==> v5 <==
## sig_16_hw
module sig_16_hw #(parameter K=16,DWIDTH=32,EXPONENT_WIDTH=8, BIAS=8'd127)(input [DWIDTH-1:0] x_in,input clk,start,rst,output reg valid, output [DWIDTH-1:0] y_out);
wire [EXPONENT_WIDTH-1:0] exp_wo_bias,exp_wo_bias_1st;									
wire [K-1:0] c_out;
wire [DWIDTH-1:0] rm_data,rm_pos_1,rm_neg_1;
wire [9:0] cmp_ip,c1_in2,c2_in2,c3_in2,c4_in2,c5_in2,c6_in2,c7_in2,c8_in2,c9_in2,c10_in2,c11_in2,c12_in2,c13_in2,c14_in2,c15_in2,c16_in2;			 
wire cmp_op;
reg x_gre_3,x_neg_pos,x_sp_case,x_sp_case_2nd;
reg x_neg_pos_1st,x_neg_pos_2nd;
reg x_gre_3_2nd;
reg ip_adder_ready;
wire x_gre_3_1st;
wire [$clog2(K)-1:0] pe_addr;
wire [1:0] sp_addr;
wire sp_case;
wire [DWIDTH-1:0] sp_data,rm_neg_calculate_data,rm_neg_data;
wire [EXPONENT_WIDTH+4:0] cmp_ip_1st;
wire [DWIDTH-1:0] rm_neg_05,rm_pos_05;
wire valid_sub_1st,valid_sub_2nd;
reg start_ip;
reg [DWIDTH-1:0] x;
parameter IDLE_WAIT=3'd0,START=3'd1,ADD_WAIT=3'd2,WAIT_1=3'd3,WAIT_2=3'd4,DONE=3'd5;
reg [2:0] present_state, next_state;
wire adder_rst;
assign exp_wo_bias_1st= (x[DWIDTH-2:DWIDTH-EXPONENT_WIDTH-1] - BIAS);							 
assign exp_wo_bias= exp_wo_bias_1st[EXPONENT_WIDTH-1]?(~(exp_wo_bias_1st)+1'b1):(exp_wo_bias_1st);		
assign cmp_ip_1st= exp_wo_bias_1st[EXPONENT_WIDTH-1]?({3'b000,{1'b1,x[DWIDTH-EXPONENT_WIDTH-2:DWIDTH-EXPONENT_WIDTH-11]}>>exp_wo_bias}):(({3'b001,x[DWIDTH-EXPONENT_WIDTH-2:DWIDTH-EXPONENT_WIDTH-11]})<<exp_wo_bias);																																																												  
assign cmp_ip = cmp_ip_1st[EXPONENT_WIDTH+4:3];
assign rm_pos_1=32'b00111111100000000000000000000000;
assign rm_neg_1=32'b00000000000000000000000000000000;
assign rm_neg_05=32'b10111111000000000000000000000000;  
assign rm_pos_05=32'b00111111000000000000000000000000;  
assign y_out=(valid)?(x_sp_case)?sp_data:(x_neg_pos)?(~x_gre_3)?rm_neg_data:rm_neg_1:(~x_gre_3)?rm_data:rm_pos_1:32'h00000000;	 
assign c1_in2 = 10'b0000100101;		 
assign c2_in2 = 10'b0001001010;		 
assign c3_in2 = 10'b0001110000;		 
assign c4_in2 = 10'b0010010101;		 
assign c5_in2 = 10'b0010111011;		 
assign c6_in2 = 10'b0011100000;		 
  ...
export LEC_CHECK = 0
export CAP_MARGIN = 20
export CORE_MARGIN = 2
export CORE_UTILIZATION = 72
export CTS_CLUSTER_SIZE = 14
export PLACE_DENSITY_LB_ADDON = 0.2
export SETUP_SLACK_MARGIN = 1.87
export SLEW_MARGIN = 20
create_clock -name core_clock -period 7.38 [get_ports {clk}]
run.sh (not shown) runs the stock make flow with config.mk's settings and CLKGATE_MAP_FILE=.
==> inputs of v39, as changes to v5 <==
ABC_AREA = 0   (was not set)
CAP_MARGIN = 0   (was 20)
CELL_PAD_IN_SITES_DETAIL_PLACEMENT = 2   (was not set)
CELL_PAD_IN_SITES_GLOBAL_PLACEMENT = 2   (was not set)
CORE_UTILIZATION = 52   (was 72)
CTS_CLUSTER_SIZE = 61   (was 14)
GPL_ROUTABILITY_DRIVEN = 0   (was not set)
MAX_ROUTING_LAYER = met4   (was not set)
MIN_ROUTING_LAYER = met2   (was not set)
PLACE_DENSITY_LB_ADDON = 0.24   (was 0.2)
SETUP_SLACK_MARGIN = not set   (was 1.87)
SLEW_MARGIN = 25   (was 20)
TNS_END_PERCENT = 20   (was not set)
==> flow/constraint.sdc (replaced) <==
create_clock -name core_clock -period 10.0 [get_ports {clk}]
set_input_delay 2.0000 -clock core_clock [delete_from_list [all_inputs] [get_ports {clk}]]
set_output_delay 2.0000 -clock core_clock [all_outputs]
set_load 0.01 [all_outputs]
==> inputs of v26, as changes to v5 <==
CORE_UTILIZATION = 60   (was 72)
CTS_CLUSTER_SIZE = not set   (was 14)
PLACE_DENSITY_LB_ADDON = not set   (was 0.2)
SETUP_SLACK_MARGIN = not set   (was 1.87)
==> flow/constraint.sdc (replaced) <==
create_clock -name core_clock -period 4.56 [get_ports {clk}]
set_input_delay 0.9120 -clock core_clock [delete_from_list [all_inputs] [get_ports {clk}]]
set_output_delay 0.9120 -clock core_clock [all_outputs]
set_load 0.01 [all_outputs]
==> metrics.txt <==
# HELP chip_impl_metric Metrics from one implementation run
# TYPE chip_impl_metric gauge
chip_impl_info{name="firstError",value="[ERROR DPL-0033] detailed placement checks failed during check placement."} 1
chip_impl_metric{name="die-area",unit="µm²"} 31100
chip_impl_metric{name="core_region_area",unit="µm²"} 29400
chip_impl_info{name="run_status",value="did not finish"} 1
chip_impl_metric{name="die_w",unit="µm"} 176
chip_impl_info{name="outcome.stop_stage",value="3_5_place_dp"} 1
chip_impl_metric{name="die_y",unit="µm"} 176
chip_impl_metric{name="rows",unit=""} 63
# the run above: v39

==> metrics.txt <==
# HELP chip_impl_metric Yosys and OpenROAD flow results
# TYPE chip_impl_metric gauge
chip_impl_metric{name="setup_ws",unit="ns"} -2.90
chip_impl_info{name="run_status",value="finished with violations"} 1
chip_impl_metric{name="die-area",unit="µm²"} 27000
chip_impl_metric{name="setup_violators_final",unit=""} 24
chip_impl_metric{name="die_y",unit="µm"} 164
chip_impl_info{name="failed_checks",value="setup timing"} 1
# the run above: v26

==> metrics.txt <==
# HELP chip_impl_metric Yosys and OpenROAD flow results
# TYPE chip_impl_metric gauge
chip_impl_info{name="run_status",value="no timing/DRC/antenna violations"} 1
chip_impl_metric{name="die_w",unit="µm"} 150
chip_impl_metric{name="die-area",unit="µm²"} 22600
chip_impl_metric{name="core_region_area",unit="µm²"} 21000
chip_impl_metric{name="die_y",unit="µm"} 150
chip_impl_metric{name="slew-limit-headroom",unit=""} 0.210
# the run above: v5


========
==> inputs of 09-01 <==
Starting RTL as in the previous note.
clock: 10.0 ns
lec_check: 0
abc_area: 0
cap_margin: 0
core_aspect_ratio: 0.72
core_margin: 2
core_utilization: 33
cts_cluster_diameter: 191
gpl_routability_driven: 1
gpl_timing_driven: 1
hold_slack_margin: 0.07
max_routing_layer: met5
min_routing_layer: met2
place_density_lb_addon: 0.17
slew_margin: 20
==> inputs of 05-15, as changes to 09-01 <==
Settings changed: ABC_AREA 0 to 1, CORE_ASPECT_RATIO 0.72 to not set, CORE_UTILIZATION 33 to 72, CTS_CLUSTER_DIAMETER 191 to 355, GPL_ROUTABILITY_DRIVEN 1 to not set, GPL_TIMING_DRIVEN 1 to not set, HOLD_SLACK_MARGIN 0.07 to -0.1, MAX_ROUTING_LAYER met5 to not set, MIN_ROUTING_LAYER met2 to not set, PLACE_DENSITY set to 0.65, PLACE_DENSITY_LB_ADDON 0.17 to not set.
==> flow/constraint.sdc (replaced) <==
create_clock -name core_clock -period 5.43 [get_ports {clk}]
set_input_delay 1.0860 -clock core_clock [delete_from_list [all_inputs] [get_ports {clk}]]
set_output_delay 1.0860 -clock core_clock [all_outputs]
set_load 0.01 [all_outputs]
==> inputs of 04-21, as changes to 09-01 <==
Settings changed: ABC_AREA 0 to 1, CELL_PAD_IN_SITES_DETAIL_PLACEMENT set to 2, CELL_PAD_IN_SITES_GLOBAL_PLACEMENT set to 2, CORE_ASPECT_RATIO 0.72 to not set, CORE_UTILIZATION 33 to 40, CTS_CLUSTER_DIAMETER 191 to not set, GPL_ROUTABILITY_DRIVEN 1 to 0, GPL_TIMING_DRIVEN 1 to not set, HOLD_SLACK_MARGIN 0.07 to not set, MAX_ROUTING_LAYER met5 to met4, PLACE_DENSITY_LB_ADDON 0.17 to 0.24, SETUP_SLACK_MARGIN set to 0.27, SLEW_MARGIN 20 to 25.
==> summary of the runs <==
The lowest power belongs to 09-01, the highest to 05-15.
Combinational power: 05-15 is larger than 04-21 (44%).
In 04-21 the sequential power is lower than in 05-15, by about 45%.
Via count, lowest first: 05-15, 09-01, 04-21.
Hold slack, lowest first: 05-15, 09-01, 04-21.
The lowest clock skew belongs to 09-01, the highest to 05-15.
Flip-flop count is the same in 05-15 and 04-21.
The lowest sequential share of layout area belongs to 05-15, the highest to 09-01.
09-01 passed the timing, DRC and antenna checks. 05-15 produced a layout that fails on setup timing. 04-21 finished with timing, DRC and antenna clean.
Non-clock buffer count: 05-15 > 09-01 > 04-21.
In 09-01 the synthesized area is lower than in 04-21, by about 0.44%.
==> figures <==
| item | 09-01 | 05-15 | 04-21 |
|---|---|---|---|
| Power Sequential | 1020 uW | 1950 uW | 1070 uW |
| Std-Cell Rows | 67 | 53 | 72 |
| Xor/xnor share | 0.0448 | 0.0298 | 0.0298 |
| Beginning of the worst hold path | rm.rm_data[19] | x_neg_pos_1st | present_state[5] |
| Layout fillers | 4739 | 1217 | 4570 |
| Cell count after synthesis | 1860 | 2297 | 2297 |
| Share of total power consumed by net switching | 0.293 | 0.316 | 0.367 |
| Nonclk buf count | 88 | 131 | 79 |
| Clkbuf count | 33 | 29 | 36 |
| Met2 WL post-DR | 24400 um | 23900 um | 37000 um |
| Topmost layer with routed signal wires | met5 | met4 | met4 |
| Most frequent cell after synthesis | sky130_fd_sc_hd__nor2_1 | sky130_fd_sc_hd__nand2_1 | sky130_fd_sc_hd__nand2_1 |
| Post-CTS Resized | 0 | 6 | 0 |
| Net switching power | 670 uW | 1410 uW | 1010 uW |
| Endpoints failing setup | 0 | 21 | 0 |
| Wire length on met3 | 30100 um | 5320 um | 26700 um |
| Run status | no timing/DRC/antenna violations | complete, but fails checks | no timing/DRC/antenna violations |
| Layout check failures | - | setup timing | - |
| Chip width | 259 um | 151 um | 201 um |
| Placed cell count | 2459 | 2593 | 2813 |
| Die outline height | 188 um | 151 um | 201 um |
| Dpl ws | 1.84 ns | -0.143 ns | 2.33 ns |

========
==> inputs of job 7756 <==
Starting RTL as in the previous note.
==> flow/config.mk <==
export PLATFORM = sky130hd
export DESIGN_NAME = sig_16_hw
export DESIGN_NICKNAME = sig_16_hw
export VERILOG_FILES = /design/flow/design.v
export SDC_FILE = /design/flow/constraint.sdc
export NUM_CORES = 4
export LEC_CHECK = 0
export ABC_AREA = 1
export CAP_MARGIN = 20
export CORE_MARGIN = 2
export CORE_UTILIZATION = 70
export CTS_CLUSTER_SIZE = 36
export HOLD_SLACK_MARGIN = -0.09
export MAX_ROUTING_LAYER = met4
export PLACE_DENSITY = 0.65
export SETUP_SLACK_MARGIN = -0.27
export SLEW_MARGIN = 20
==> flow/constraint.sdc <==
create_clock -name core_clock -period 4.86 [get_ports {clk}]
set_input_delay 0.9720 -clock core_clock [delete_from_list [all_inputs] [get_ports {clk}]]
set_output_delay 0.9720 -clock core_clock [all_outputs]
set_load 0.01 [all_outputs]
==> inputs of job 6195, as changes to job 7756 <==
==> flow/config.mk (replaced) <==
export PLATFORM = sky130hd
export DESIGN_NAME = sig_16_hw
export DESIGN_NICKNAME = sig_16_hw
export VERILOG_FILES = /design/flow/design.v
export SDC_FILE = /design/flow/constraint.sdc
export NUM_CORES = 4
export LEC_CHECK = 0
export ABC_AREA = 1
export CAP_MARGIN = 0
export CELL_PAD_IN_SITES_DETAIL_PLACEMENT = 0
export CORE_MARGIN = 2
export CORE_UTILIZATION = 68
export CTS_CLUSTER_DIAMETER = 189
export GPL_ROUTABILITY_DRIVEN = 0
export GPL_TIMING_DRIVEN = 1
export MAX_ROUTING_LAYER = met4
export PLACE_DENSITY = 0.35
export SETUP_SLACK_MARGIN = 0.73
export SLEW_MARGIN = 20
export TNS_END_PERCENT = 50
==> flow/constraint.sdc (replaced) <==
create_clock -name core_clock -period 5.43 [get_ports {clk}]
set_input_delay 1.0860 -clock core_clock [delete_from_list [all_inputs] [get_ports {clk}]]
set_output_delay 1.0860 -clock core_clock [all_outputs]
set_load 0.01 [all_outputs]
==> inputs of job 8112, as changes to job 7756 <==
==> flow/config.mk (replaced) <==
export PLATFORM = sky130hd
export DESIGN_NAME = sig_16_hw
export DESIGN_NICKNAME = sig_16_hw
export VERILOG_FILES = /design/flow/design.v
export SDC_FILE = /design/flow/constraint.sdc
export NUM_CORES = 4
export LEC_CHECK = 0
export ABC_AREA = 1
export CAP_MARGIN = 20
export CELL_PAD_IN_SITES_DETAIL_PLACEMENT = 1
export CORE_ASPECT_RATIO = 0.81
export CORE_MARGIN = 9
export CORE_UTILIZATION = 35
export CTS_CLUSTER_DIAMETER = 52
export CTS_CLUSTER_SIZE = 77
export GPL_ROUTABILITY_DRIVEN = 0
export GPL_TIMING_DRIVEN = 0
export MAX_ROUTING_LAYER = met4
export PLACE_DENSITY_LB_ADDON = 0.09
export SLEW_MARGIN = 20
export TNS_END_PERCENT = 85
==> flow/constraint.sdc (replaced) <==
create_clock -name core_clock -period 11.4 [get_ports {clk}]
set_input_delay 2.2800 -clock core_clock [delete_from_list [all_inputs] [get_ports {clk}]]
set_output_delay 2.2800 -clock core_clock [all_outputs]
set_load 0.01 [all_outputs]
==> inputs of job 7357, as changes to job 7756 <==
==> flow/config.mk (replaced) <==
export PLATFORM = sky130hd
export DESIGN_NAME = sig_16_hw
export DESIGN_NICKNAME = sig_16_hw
export VERILOG_FILES = /design/flow/design.v
export SDC_FILE = /design/flow/constraint.sdc
export NUM_CORES = 4
export LEC_CHECK = 0
export CAP_MARGIN = 20
export CORE_MARGIN = 2
export CORE_UTILIZATION = 40
export GPL_ROUTABILITY_DRIVEN = 0
export GPL_TIMING_DRIVEN = 0
export SLEW_MARGIN = 20
==> flow/constraint.sdc (replaced) <==
create_clock -name core_clock -period 10.0 [get_ports {clk}]
set_input_delay 2.0000 -clock core_clock [delete_from_list [all_inputs] [get_ports {clk}]]
set_output_delay 2.0000 -clock core_clock [all_outputs]
set_load 0.01 [all_outputs]
==> results <==
- Job 7756 died in global routing (5_1_grt). Job 6195 completed and failed the layout checks on negative setup slack. Job 7357 ran to the end with no violations. Job 8112 finished with timing, DRC and antenna clean.
- Die area, highest first: job 8112, job 7357, job 6195, job 7756.
- Between job 8112 and job 6195, the lower maximum frequency is in job 8112 (gap 10%, measured against job 6195).
- In job 7357 the synthesized cell count is smaller than in job 7756, by 19%.
- In flip-flop count, job 6195 and job 8112 do not differ.
- Critical path depth, lowest first: job 7357, job 6195, job 8112.
- The lowest power belongs to job 8112, the highest to job 6195.
- Design area: job 7357 < job 8112 < job 6195.

========
==> v20 <==
sig_16_hw again, from the RTL that the note above started with.
clock: 5.43 ns
lec_check: 0
abc_area: 1
cap_margin: 20
cell_pad_in_sites_detail_placement: 0
core_margin: 2
core_utilization: 68
cts_cluster_diameter: 189
gpl_routability_driven: 0
gpl_timing_driven: 1
max_routing_layer: met4
place_density_lb_addon: 0.02
setup_slack_margin: 0.1
slew_margin: 20
tns_end_percent: 50
==> inputs of v22, as changes to v20 <==
--- a/flow/config.mk
+++ b/flow/config.mk
@@ -7,3 +7,2 @@
 export LEC_CHECK = 0
-export ABC_AREA = 1
 export CAP_MARGIN = 20
@@ -12,3 +11,2 @@
 export CORE_UTILIZATION = 68
-export CTS_CLUSTER_DIAMETER = 189
 export GPL_ROUTABILITY_DRIVEN = 0
==> flow/constraint.sdc (replaced) <==
create_clock -name core_clock -period 6.87 [get_ports {clk}]
set_input_delay 1.3740 -clock core_clock [delete_from_list [all_inputs] [get_ports {clk}]]
set_output_delay 1.3740 -clock core_clock [all_outputs]
set_load 0.01 [all_outputs]
==> inputs of v27, as changes to v20 <==
==> flow/config.mk (replaced) <==
export PLATFORM = sky130hd
export DESIGN_NAME = sig_16_hw
export DESIGN_NICKNAME = sig_16_hw
export VERILOG_FILES = /design/flow/design.v
export SDC_FILE = /design/flow/constraint.sdc
export NUM_CORES = 4
export LEC_CHECK = 0
export ABC_AREA = 1
export CAP_MARGIN = 20
export CORE_MARGIN = 2
export CORE_UTILIZATION = 72
export PLACE_DENSITY = 0.6
export SLEW_MARGIN = 20
==> flow/constraint.sdc (replaced) <==
create_clock -name core_clock -period 12.6 [get_ports {clk}]
set_input_delay 2.5200 -clock core_clock [delete_from_list [all_inputs] [get_ports {clk}]]
set_output_delay 2.5200 -clock core_clock [all_outputs]
set_load 0.01 [all_outputs]
==> reports/qor.csv <==
stage,metric,value,unit
synth,Cells after Synth,2297,
power,Seq power,842,uW
global_routing,met1 layer usage reported by global route,47.9,%
synth,most instantiated library cell after synthesis,nand2_1,
cells_and_area,area taken by flip-flops and latches,5280,um^2
route,total antenna diodes in the routed design,0,
outcome,outcome,no timing/DRC/antenna violations,
route,met3 wire len,3880,um
hold_path,cell count of the worst hold path,2,
placement,detailed placer's ending HPWL,33300,um
The numbers above come from v27.

==> reports/qor.csv <==
stage,metric,value,unit
route,met3 wire len,4180,um
cells_and_area,area taken by flip-flops and latches,5280,um^2
synth,Cells after Synth,1860,
hold_path,cell count of the worst hold path,1,
sta,Setup TNS Final,0,ps
global_routing,met1 layer usage reported by global route,47.7,%
cells_and_area,area taken by multi-input logic gates,9570,um^2
route,total antenna diodes in the routed design,1,
synth,Async SR Flop Fraction,0,%
synth,most instantiated library cell after synthesis,nor2_1,
placement,detailed placer's ending HPWL,33900,um
power,Seq power,1.48,mW
outcome,outcome,no timing/DRC/antenna violations,
The numbers above come from v22.

==> reports/qor.csv <==
stage,metric,value,unit
route,total antenna diodes in the routed design,0,
hold_path,cell count of the worst hold path,2,
global_routing,met1 layer usage reported by global route,42.6,%
sta,number of setup violations in the final report,11,
outcome,outcome,"complete, but fails checks",
sta,Worst Slack Setup Final,-203,ps
outcome,Violated Checks,negative setup slack,
placement,detailed placer's ending HPWL,31800,um
The numbers above come from v20.

Power figures rest on the tool's default switching activity, not on a simulated workload.
